==> flow/design.v (excerpt) <==
module ddr2_test
	(
	input  wire          clk,
	input  wire          reset,
	input  wire          writes_en,
	input  wire          reads_en,
	input  wire          calib_done, 
	output reg           ib_re,
	input  wire [31:0]   ib_data,
	input  wire [7:0]    ib_count,  
	input  wire          ib_valid,
	input  wire          ib_empty,
	output reg           ob_we,
	output reg  [31:0]   ob_data,
	input  wire [9:0]    ob_count,
	output reg           p0_rd_en_o, 
	input  wire          p0_rd_empty,
	input  wire [31:0]   p0_rd_data,
	input  wire          p0_cmd_full,
	output reg           p0_cmd_en,
	output reg  [2:0]    p0_cmd_instr,
	output reg  [29:0]   p0_cmd_byte_addr,
	output wire [5:0]    p0_cmd_bl_o, 
	input  wire          p0_wr_full,
	output reg           p0_wr_en,
	output reg  [31:0]   p0_wr_data,
	output wire [3:0]    p0_wr_mask,
	output reg [26:0]		MEMORY_COUNT  
	);
localparam FIFO_SIZE      = 1024;
localparam BURST_LEN      = 10;   
wire        rd_fifo_afull;
reg  [29:0] cmd_byte_addr_wr, cmd_byte_addr_rd;
reg  [5:0]  burst_cnt;
reg         write_mode;
reg         read_mode;
reg         reset_d;
assign p0_cmd_bl_o = BURST_LEN - 1;
assign p0_wr_mask = 4'b0000;
always @(posedge clk) write_mode <= writes_en;
always @(posedge clk) read_mode <= reads_en;
always @(posedge clk) reset_d <= reset;
integer state;
  ...
Settings: LEC_CHECK=0, CAP_MARGIN=35, CORE_MARGIN=2, CORE_UTILIZATION=65, CTS_CLUSTER_SIZE=75, PLACE_DENSITY=0.6, SLEW_MARGIN=20; clock period 2.05 ns.
run.sh (not shown) runs the stock make flow with config.mk's settings and CLKGATE_MAP_FILE=.
The starting point ran to the end with no violations.
Change:
CAP_MARGIN = 20   (was 35)
CORE_UTILIZATION = 58   (was 65)
CTS_CLUSTER_SIZE = unset   (was 75)
After rerunning: Total power goes up by 2.7%; cell area goes up by about 1.1%; final cell count goes up by about 1%; global-route usage came out lower by 8.8 points; die area rose by 12%; routed wire length goes down by about 17%.

== JK ==
ddr2_test again, from the RTL that the note above started with.
export LEC_CHECK = 0
export CAP_MARGIN = 20
export CORE_MARGIN = 2
export CORE_UTILIZATION = 71
export CTS_CLUSTER_SIZE = 37
export PLACE_DENSITY_LB_ADDON = 0.01
export SETUP_SLACK_MARGIN = 0.58
export SLEW_MARGIN = 20
create_clock -name core_clock -period 2.31 [get_ports {clk}]
Tool error DPL-0038 stopped JK during 4_1_cts; no final results.
The following lists how MS was set up differently from JK:
-- flow/config.mk --
<<< JK, line 9
export CORE_MARGIN = 2
export CORE_UTILIZATION = 71
export CTS_CLUSTER_SIZE = 37
export PLACE_DENSITY_LB_ADDON = 0.01
export SETUP_SLACK_MARGIN = 0.58
export SLEW_MARGIN = 20
>>> MS, line 9
export CORE_MARGIN = 2
export CORE_UTILIZATION = 40
export SETUP_SLACK_MARGIN = 0.25
export SLEW_MARGIN = 20
==> flow/constraint.sdc <==
create_clock -name core_clock -period 1.35 [get_ports {clk}]
set_input_delay 0.2700 -clock core_clock [delete_from_list [all_inputs] [get_ports {clk}]]
set_output_delay 0.2700 -clock core_clock [all_outputs]
set_load 0.01 [all_outputs]
Results
Per the comparison of MS with JK, number of cell rows grew by 33%, I/O pin total held steady, detailed placer's ending HPWL shrank by 6.9%, area after synthesis held steady.
The runs compared here, JK and MS, all ended either early or with open violations.
The flow completed for MS, but it is not clean: the layout still shows negative setup slack.
Seen in the log of JK: DPL-0038 during 4_1_cts, after which the run never completed.

run A:
The RTL this note starts from:
==> flow/design.v <==
`timescale 1ns/1ps
module ddr2_test
	(
	input  wire          clk,
	input  wire          reset,
	input  wire          writes_en,
	input  wire          reads_en,
	input  wire          calib_done, 
	output reg           ib_re,
	input  wire [31:0]   ib_data,
	input  wire [7:0]    ib_count,  
	input  wire          ib_valid,
	input  wire          ib_empty,
	output reg           ob_we,
	output reg  [31:0]   ob_data,
	input  wire [9:0]    ob_count,
	output reg           p0_rd_en_o, 
	input  wire          p0_rd_empty,
	input  wire [31:0]   p0_rd_data,
	input  wire          p0_cmd_full,
	output reg           p0_cmd_en,
	output reg  [2:0]    p0_cmd_instr,
	output reg  [29:0]   p0_cmd_byte_addr,
	output wire [5:0]    p0_cmd_bl_o, 
	input  wire          p0_wr_full,
	output reg           p0_wr_en,
	output reg  [31:0]   p0_wr_data,
	output wire [3:0]    p0_wr_mask,
	output reg [26:0]		MEMORY_COUNT  
	);
localparam FIFO_SIZE      = 1024;
localparam BURST_LEN      = 10;   
wire        rd_fifo_afull;
reg  [29:0] cmd_byte_addr_wr, cmd_byte_addr_rd;
reg  [5:0]  burst_cnt;
reg         write_mode;
reg         read_mode;
reg         reset_d;
assign p0_cmd_bl_o = BURST_LEN - 1;
assign p0_wr_mask = 4'b0000;
always @(posedge clk) write_mode <= writes_en;
always @(posedge clk) read_mode <= reads_en;
always @(posedge clk) reset_d <= reset;
integer state;
localparam s_idle  = 0,
           s_write1 = 10,
           s_write2 = 11,
           s_write3 = 12,
           s_read1 = 20,
           s_read2 = 21,
           s_read3 = 22,
           s_read4 = 23,
			  s_writecmd0 = 30,
			  s_writecmd1 = 31,
			  s_readcmd0 = 40,
			  s_readcmd1 = 41;
always @(posedge clk) begin
	if (reset_d) begin
		state           	<= s_idle;
		burst_cnt       	<= BURST_LEN;
		cmd_byte_addr_wr  <= 0;
		cmd_byte_addr_rd  <= 0;
		p0_cmd_instr 		<= 3'b0;
		p0_cmd_byte_addr 	<= 30'b0;
		MEMORY_COUNT		<= 0;
		p0_cmd_instr 	<= 3'd0;
		p0_cmd_en 		<= 1'b0;
		p0_wr_en 		<= 1'b0;
		p0_rd_en_o 		<= 1'b0;
		ib_re 			<= 1'b0;
		ob_we 			<= 1'b0;
	end else begin
		case (state)
			s_idle: begin
				p0_cmd_en 	<= 1'b0;  
				p0_wr_en 	<= 1'b0;	
				p0_rd_en_o 	<= 1'b0;
				ib_re 		<= 1'b0;
				ob_we 		<= 1'b0;
				burst_cnt <= BURST_LEN;
				if ((p0_cmd_full == 1'b0) && (p0_cmd_en == 1'b0) && calib_done==1 && write_mode==1 && (ib_count >= BURST_LEN) && (MEMORY_COUNT<(27'd0-4*BURST_LEN))) begin
					state <= s_write1;
				end else if ((p0_cmd_full == 1'b0) && (p0_cmd_en == 1'b0) && calib_done==1 && read_mode==1 && (ob_count<(FIFO_SIZE-1-4*BURST_LEN) ) && (MEMORY_COUNT>4*BURST_LEN)) begin
					state <= s_readcmd0;
				end
			end
			s_write1: begin
				p0_wr_en <= 1'b0;					  
				ib_re <= 1'b1;
				state <= s_write2;
			end
			s_write2: begin
				ib_re <= 1'b0;
				if(ib_valid==1) begin
					p0_wr_data <= ib_data;
					burst_cnt <= burst_cnt - 1;
					state <= s_write3;
				end
			end
			s_write3: begin
				if (p0_wr_full == 1'b0) begin
					p0_wr_en   <= 1'b1;
					if (burst_cnt == 6'd0) begin
						state <= s_writecmd0;
						MEMORY_COUNT	  <= MEMORY_COUNT+4*BURST_LEN;
					end else begin
						state 			  <= s_write1;
					end
				end
			end
			s_writecmd0: begin
				p0_wr_en    	  <= 1'b0;
				p0_cmd_byte_addr <= cmd_byte_addr_wr;
				cmd_byte_addr_wr <= cmd_byte_addr_wr + 4*BURST_LEN;  
				p0_cmd_instr     <= 3'b000;
				state 			  <= s_writecmd1;
			end
			s_writecmd1: begin
				p0_cmd_en <= 1'b1;				 
				state <= s_idle;					 
			end
			s_readcmd0: begin
				p0_cmd_instr <= 3'b001;						 	 
				p0_cmd_byte_addr <= cmd_byte_addr_rd; 	 
				state <= s_readcmd1;	
			end
			s_readcmd1: begin
				p0_cmd_en <= 1'b1;					 
				state <= s_read1;	
			end
			s_read1: begin
				p0_cmd_en <= 1'b0;				  
				if (p0_rd_empty==0) begin 		  
					p0_rd_en_o  <= 1'b1;			  
					state <= s_read2;
				end
			end
			s_read2: begin
				ob_data <= p0_rd_data;		 
				p0_rd_en_o  <= 1'b0;					 	 
				state <= s_read3;
			end
			s_read3: begin
				ob_we 		  <= 1'b1;		 
				burst_cnt <= burst_cnt - 1;		 
				state <= s_read4;
			end
			s_read4: begin
				ob_we <= 1'b0;								 
				if ((burst_cnt == 6'd0)) begin 	 
					MEMORY_COUNT <= MEMORY_COUNT - 4*BURST_LEN; 			 
					cmd_byte_addr_rd	<= cmd_byte_addr_rd + 4*BURST_LEN;  
					state <= s_idle;
				end else begin
					state <= s_read1;
				end
			end
		endcase
	end
end
endmodule
make LEC_CHECK=0 ABC_AREA=0 CAP_MARGIN=35 CELL_PAD_IN_SITES_DETAIL_PLACEMENT=2 CORE_ASPECT_RATIO=1.9 CORE_MARGIN=7 CORE_UTILIZATION=53 CTS_CLUSTER_DIAMETER=273 CTS_CLUSTER_SIZE=35 GPL_TIMING_DRIVEN=0 HOLD_SLACK_MARGIN=-0.06 MAX_ROUTING_LAYER=met4 SETUP_SLACK_MARGIN=0.43 SLEW_MARGIN=20 TNS_END_PERCENT=80 finish   # period 4.09 ns
Run A terminated abnormally: detailed placement (3_5_place_dp) reported DPL-0033.
For run B, these inputs were changed with respect to run A:
# run A
export LEC_CHECK = 0
export ABC_AREA = 0
export CAP_MARGIN = 35
export CELL_PAD_IN_SITES_DETAIL_PLACEMENT = 2
export CORE_ASPECT_RATIO = 1.9
export CORE_MARGIN = 7
export CORE_UTILIZATION = 53
export CTS_CLUSTER_DIAMETER = 273
export CTS_CLUSTER_SIZE = 35
export GPL_TIMING_DRIVEN = 0
export HOLD_SLACK_MARGIN = -0.06
export MAX_ROUTING_LAYER = met4
export SETUP_SLACK_MARGIN = 0.43
export SLEW_MARGIN = 20
export TNS_END_PERCENT = 80
create_clock -name core_clock -period 4.09 [get_ports {clk}]
# run B
export LEC_CHECK = 0
export CAP_MARGIN = 20
export CORE_MARGIN = 2
export CORE_UTILIZATION = 58
export PLACE_DENSITY = 0.6
export SLEW_MARGIN = 20
create_clock -name core_clock -period 1.35 [get_ports {clk}]
- Run status, run B: aborted in clock tree synthesis (4_1_cts), error DPL-0038
- Reported for run A and run B, synthesized chip area reported by yosys turned out identical to the last digit.
- Sort run A and run B by chip area asc -> top: run B
- Height of the die: lower on run B
Input changes introduced in run C (baseline for comparison: run B):
# run B
export LEC_CHECK = 0
export CAP_MARGIN = 20
export CORE_MARGIN = 2
export CORE_UTILIZATION = 58
export PLACE_DENSITY = 0.6
export SLEW_MARGIN = 20
create_clock -name core_clock -period 1.35 [get_ports {clk}]
# run C
export LEC_CHECK = 0
export CAP_MARGIN = 20
export CORE_MARGIN = 2
export CORE_UTILIZATION = 40
export SETUP_SLACK_MARGIN = 0.36
export SLEW_MARGIN = 20
create_clock -name core_clock -period 1.35 [get_ports {clk}]
### Flow results
- | run C | all stages done | FAIL | negative setup slack |
- Sort run C and run B by placed instance count, ascending, and run B comes first.
- Side by side, share of the core filled by cells before placement turned out lower in run C than in run B.
- Against run B, run C comes in about 20% higher on placement row count.
- Between run B and run C, overall chip area increased.
The inputs of run D differ from those of run C as listed below.
# run C
export LEC_CHECK = 0
export CAP_MARGIN = 20
export CORE_MARGIN = 2
export CORE_UTILIZATION = 40
export SETUP_SLACK_MARGIN = 0.36
export SLEW_MARGIN = 20
create_clock -name core_clock -period 1.35 [get_ports {clk}]
# run D
export LEC_CHECK = 0
export CAP_MARGIN = 20
export CORE_MARGIN = 2
export CORE_UTILIZATION = 40
export PLACE_DENSITY = 0.6
export SLEW_MARGIN = 20
create_clock -name core_clock -period 3.0 [get_ports {clk}]
- Run D completed end to end with timing, DRC and antenna clean.
- Compared with run C, in run D number of nets still failing antenna checks after routing was more or less identical, final cell count dropped 272, number of fill cells rose by 428, sequential share of layout area picked up an extra 10 points.
- Measured against each other, run C and run D differ in sum of negative setup slack, the higher figure coming from run D.
--- input diff run D..run E ---
# run D
export LEC_CHECK = 0
export CAP_MARGIN = 20
export CORE_MARGIN = 2
export CORE_UTILIZATION = 40
export PLACE_DENSITY = 0.6
export SLEW_MARGIN = 20
create_clock -name core_clock -period 3.0 [get_ports {clk}]
# run E
export LEC_CHECK = 0
export CAP_MARGIN = 20
export CELL_PAD_IN_SITES_GLOBAL_PLACEMENT = 0
export CORE_ASPECT_RATIO = 0.5
export CORE_MARGIN = 3
export CORE_UTILIZATION = 40
export CTS_CLUSTER_DIAMETER = 340
export CTS_CLUSTER_SIZE = 71
export GPL_TIMING_DRIVEN = 0
export PLACE_DENSITY = 0.35
export SETUP_SLACK_MARGIN = 0.7
export SLEW_MARGIN = 20
export TNS_END_PERCENT = 5
create_clock -name core_clock -period 3.0 [get_ports {clk}]
==> comparison <==
Run E reached the final stage; the timing, DRC and antenna checks on its layout passed.
Die outline height: run E < run D
Compared with run D, leakage power in run E increased by a few percent.
The higher part of the power in registers of run D and run E is in run E.
Compared with run D, in run E minimum clock period moved down, number of signal-net buffers in the layout moved up.
Run E gives more final cell utilization of the core than run D did.
Taking run D over run E, the routed length on met2 ratio works out to 0.856.
Power is estimated from default activity; no workload was simulated.
